// alu_top
module alu_top(CLK, OP1, OP2, OPRN, OUT, ZERO);
	input CLK;
	input [31:0] OP1;
	input [31:0] OP2;
	input [5:0] OPRN;
	output [31:0] OUT;
	output ZERO;
	reg [31:0] op1_q, op2_q;
	reg [5:0] oprn_q;
	reg [31:0] out_q;
	reg zero_q;
	wire [31:0] alu_out;
	wire alu_zero;
	ALU alu_inst(alu_out, alu_zero, op1_q, op2_q, oprn_q);
	always @(posedge CLK) begin
		op1_q <= OP1;
		op2_q <= OP2;
		oprn_q <= OPRN;
		out_q <= alu_out;
		zero_q <= alu_zero;
	end
	assign OUT = out_q;
	assign ZERO = zero_q;
endmodule
For scale: ~2600 cells after synthesis, ~100 flip-flops, about 100 I/O pins, about 23000 sq um of cells after synthesis.
==> flow/config.mk <==
export PLATFORM = sky130hd
export DESIGN_NAME = alu_top
export DESIGN_NICKNAME = alu_top
export VERILOG_FILES = /design/flow/design.v
export SDC_FILE = /design/flow/constraint.sdc
export NUM_CORES = 4
export LEC_CHECK = 0
export CAP_MARGIN = 20
export CORE_MARGIN = 2
export CORE_UTILIZATION = 65
export HOLD_SLACK_MARGIN = 0.28
export SETUP_SLACK_MARGIN = 4.5
export SLEW_MARGIN = 20
==> flow/constraint.sdc <==
create_clock -name core_clock -period 31.3 [get_ports {CLK}]
set_input_delay 6.2600 -clock core_clock [delete_from_list [all_inputs] [get_ports {CLK}]]
set_output_delay 6.2600 -clock core_clock [all_outputs]
set_load 0.01 [all_outputs]
run.sh (not shown) runs the stock make flow with config.mk's settings and CLKGATE_MAP_FILE=.
Then changed:
- CORE_UTILIZATION: 65 -> 57
- HOLD_SLACK_MARGIN: 0.28 -> default
- SETUP_SLACK_MARGIN: 4.5 -> default
- clock period: 31.3 -> 10.1 ns (I/O delays scaled with it)
Result:
- The changed run completed, yet does not pass: setup timing
- area after synthesis stays the same
- wire length is higher by 22%
- via count is higher by 8.9%
- design area is higher by about 9%
- die area is higher by 14%
- worst hold slack got worse by 0.024 ns
Then changed:
- ABC_AREA: default -> 1
- CORE_UTILIZATION: 57 -> 64
- clock period: 10.1 -> 36.5 ns (I/O delays scaled with it)
Now the flow completed with no timing, DRC or antenna violations.
Global-route usage is lower by 14 points.
Clock skew fell by 0.0053 ns.
Core utilization shrinks by 1.1 points.
Routed wire length fell by well over a third.
Then changed:
- ABC_AREA: 1 -> default
- CORE_UTILIZATION: 64 -> 40
- clock period: 36.5 -> 29.0 ns (I/O delays scaled with it)
Sequential share of layout area decreases by 0.33 points.
Worst setup slack degrades by 5.6 ns.
Clock skew increases by 0.0036 ns.
Clock-buffer cell count is unchanged.
Final cell count decreases by 7.0%.

========
Setup of nickel:
Starting RTL as in the previous note.
make LEC_CHECK=0 ABC_AREA=1 CAP_MARGIN=15 CELL_PAD_IN_SITES_DETAIL_PLACEMENT=2 CELL_PAD_IN_SITES_GLOBAL_PLACEMENT=1 CORE_MARGIN=6 CORE_UTILIZATION=29 CTS_CLUSTER_DIAMETER=214 CTS_CLUSTER_SIZE=12 HOLD_SLACK_MARGIN=0.09 MAX_ROUTING_LAYER=met4 MIN_ROUTING_LAYER=met1 PLACE_DENSITY_LB_ADDON=0.24 SLEW_MARGIN=30 TNS_END_PERCENT=50 finish   # period 47.6 ns
nickel: no failed stages, no open violations at the end
Setup changes, nickel to sierra
Settings: a deleted CTS_CLUSTER_SIZE that had been 12; a change of CAP_MARGIN from 15 to 20; a deleted CELL_PAD_IN_SITES_GLOBAL_PLACEMENT that had been 1; a change of SLEW_MARGIN from 30 to 20; a deleted MIN_ROUTING_LAYER that had been met1; a deleted HOLD_SLACK_MARGIN that had been 0.09; a deleted TNS_END_PERCENT that had been 50; a change of CORE_MARGIN from 6 to 2; a deleted MAX_ROUTING_LAYER that had been met4; a change of CORE_UTILIZATION from 29 to 58; a deleted ABC_AREA that had been 1; a deleted CELL_PAD_IN_SITES_DETAIL_PLACEMENT that had been 2; a deleted CTS_CLUSTER_DIAMETER that had been 214; a deleted PLACE_DENSITY_LB_ADDON that had been 0.24; a change of the clock period (ns, I/O delays scaled along) from 47.6 to 24.2.
sierra vs nickel: area after synthesis down in sierra
Worst slack at placement is higher on nickel
Re headroom to the max-slew limit: nickel was higher than sierra.
Per the comparison of sierra with nickel, largest buffer count on any clock path saw little to no change.
Taking nickel as the reference, in sierra maximum frequency climbed about 4%; time the final worst path needs with I/O delays and setup decreased by 1.16 ns relative to the old numbers.
Summary of the comparison: standard-cell row count is lower in sierra, relative to nickel.
Final checks on sierra, whose flow otherwise completed, came back failing, citing setup timing.
> inputs changed (sierra -> raven)
Settings: CORE_MARGIN now 7, was 2; CORE_UTILIZATION now 40, was 58; the clock period (ns, I/O delays scaled along) now 24.7, was 24.2.
==> comparison <==
Although raven finished all stages, its layout failed final checks on setup timing.
Compared with sierra, raven shows highest attainable clock frequency that has gone up by a few percent.
Compared raven vs sierra, and core utilization is down in raven.

========
Setup of run A:
Starting RTL as in the previous note.
clock: 31.7 ns
lec_check: 0
cap_margin: 20
core_margin: 2
core_utilization: 71
place_density_lb_addon: 0.01
setup_slack_margin: 4.39
slew_margin: 20
Run A: it failed with a tool error in global routing, so there are no final results.
For run B, these inputs were changed with respect to run A:
Settings: swapping 71 for 61 in CORE_UTILIZATION; clearing PLACE_DENSITY_LB_ADDON, which used to be 0.01; clearing SETUP_SLACK_MARGIN, which used to be 4.39; putting TNS_END_PERCENT at 5 where nothing was set; swapping 31.7 for 27.7 in the clock period (ns, I/O delays scaled along).
### Flow results
- Comparing run A against run B, there is no change at all in synthesis area per yosys.
- Run B: die span in y higher than run A
- The starting utilization of the core area of run B is lower than that of run A.
- Diff run B..run A | cts-stage hold buffer count | unchanged
- Final checks on run B, whose flow otherwise completed, came back failing, citing negative setup slack.
- Run B does worse than run A on worst slack at placement.
- Run B -> run A: post-synthesis cell area flat
- Going from run A to run B, overall chip area picked up an extra 16%; flip-flop and latch count after synthesis roughly the same; area inside the core boundary has increased; number of instances in the synthesized netlist essentially unchanged.
The inputs of run C differ from those of run B as listed below.
Settings: removing TNS_END_PERCENT (formerly 5); changing CORE_UTILIZATION from 61 to 65; changing the clock period (ns, I/O delays scaled along) from 27.7 to 24.1.
Results
- Number of placement rows shrinks by a few percent when moving from run B to run C.
- From run C to run B, number of enable-type register cells in the synthesized netlist did not move at all.
- Number of sinks driven by the clock tree: run B vs run C identical
- Last weighted congestion value of the routability-driven placer was higher in run C than in run B.
- No final results exist for run C, since it was stopped by error GRT-0232 during global routing.
- Relative to run B, the floorplan die height measured on run C has decreased by a few percent.
- Run B and run C ended up with roughly the same cell area after synthesis.
- Between run B and run C, total setup buffers inserted after CTS increased.
Input-level comparison between run D and run C:
Settings: CTS_CLUSTER_DIAMETER newly set to 240; the clock period (ns, I/O delays scaled along) changed from 24.1 to 27.8.
Results
Delta (run D minus run C): setup fix buffers added after clock tree synthesis has increased; number of clock sinks has remained practically unchanged; summed standard-cell area reported by yosys has remained practically unchanged.
Summary of run D over run C: post-placement cell count went down 45, vertical die dimension held.
Effective utilization at floorplan of run D is on par with run C.
Summary of the comparison: placed instance area is lower in run D, relative to run C.
Number of resized instances in the post-cts repair step went down by a few percent going from run C to run D.
Final estimated routing congestion in global placement: run D higher than run C
The flow completed for run D, but it is not clean: the layout still shows negative setup slack.
FAIL run C @ global routing: tool exited with error
[diff] total half-perimeter wirelength after legalization and detailed placement, run D relative to run C: improvement
Compared with run C, run D shows a higher worst slack after detailed placement.

========
Starting RTL as in the previous note.
clock: 29.5 ns
lec_check: 0
abc_area: 0
cap_margin: 20
cell_pad_in_sites_global_placement: 1
core_aspect_ratio: 0.5
core_margin: 2
core_utilization: 49
cts_cluster_diameter: 348
cts_cluster_size: 100
place_density: 0.9
setup_slack_margin: 1.98
slew_margin: 40
tns_end_percent: 30
Change:
==> flow/config.mk (replaced) <==
export PLATFORM = sky130hd
export DESIGN_NAME = alu_top
export DESIGN_NICKNAME = alu_top
export VERILOG_FILES = /design/flow/design.v
export SDC_FILE = /design/flow/constraint.sdc
export NUM_CORES = 4
export LEC_CHECK = 0
export CAP_MARGIN = 20
export CORE_MARGIN = 2
export CORE_UTILIZATION = 40
export SLEW_MARGIN = 20
Count of clock-buffer cells in the layout stays the same.
Die area climbs by about a fifth.
Worst setup slack gets worse by 0.24 ns.
Wire length climbs by roughly a tenth.
Final cell count climbs by a few percent.
Design area climbs slightly.
Via count climbs slightly.
Change:
--- a/flow/config.mk
+++ b/flow/config.mk
@@ -7,0 +8 @@
+export ABC_AREA = 0
@@ -8,0 +10,2 @@
+export CELL_PAD_IN_SITES_GLOBAL_PLACEMENT = 1
+export CORE_ASPECT_RATIO = 1.86
@@ -11 +14,6 @@
-export SLEW_MARGIN = 20
+export CTS_CLUSTER_DIAMETER = 348
+export CTS_CLUSTER_SIZE = 100
+export PLACE_DENSITY = 0.69
+export SETUP_SLACK_MARGIN = 1.98
+export SLEW_MARGIN = 0
+export TNS_END_PERCENT = 30
What happened: Design area climbs by about 1.3%; synthesized cell count does not change; cell count is about the same; die area barely changes; global-route usage climbs by 7.8 points; non-clock buffer count climbs by 38.
Change:
--- a/flow/config.mk
+++ b/flow/config.mk
@@ -8 +7,0 @@
-export ABC_AREA = 0
@@ -10,2 +8,0 @@
-export CELL_PAD_IN_SITES_GLOBAL_PLACEMENT = 1
-export CORE_ASPECT_RATIO = 1.86
@@ -16,2 +13,2 @@
-export PLACE_DENSITY = 0.69
-export SETUP_SLACK_MARGIN = 1.98
+export PLACE_DENSITY = 0.9
+export SETUP_SLACK_MARGIN = -2.0
Now the flow produced a layout that fails on setup timing.
Design area went down by a few percent.
Area after synthesis does not change.
Synthesized cell count is unchanged.
Cell count hardly moves.
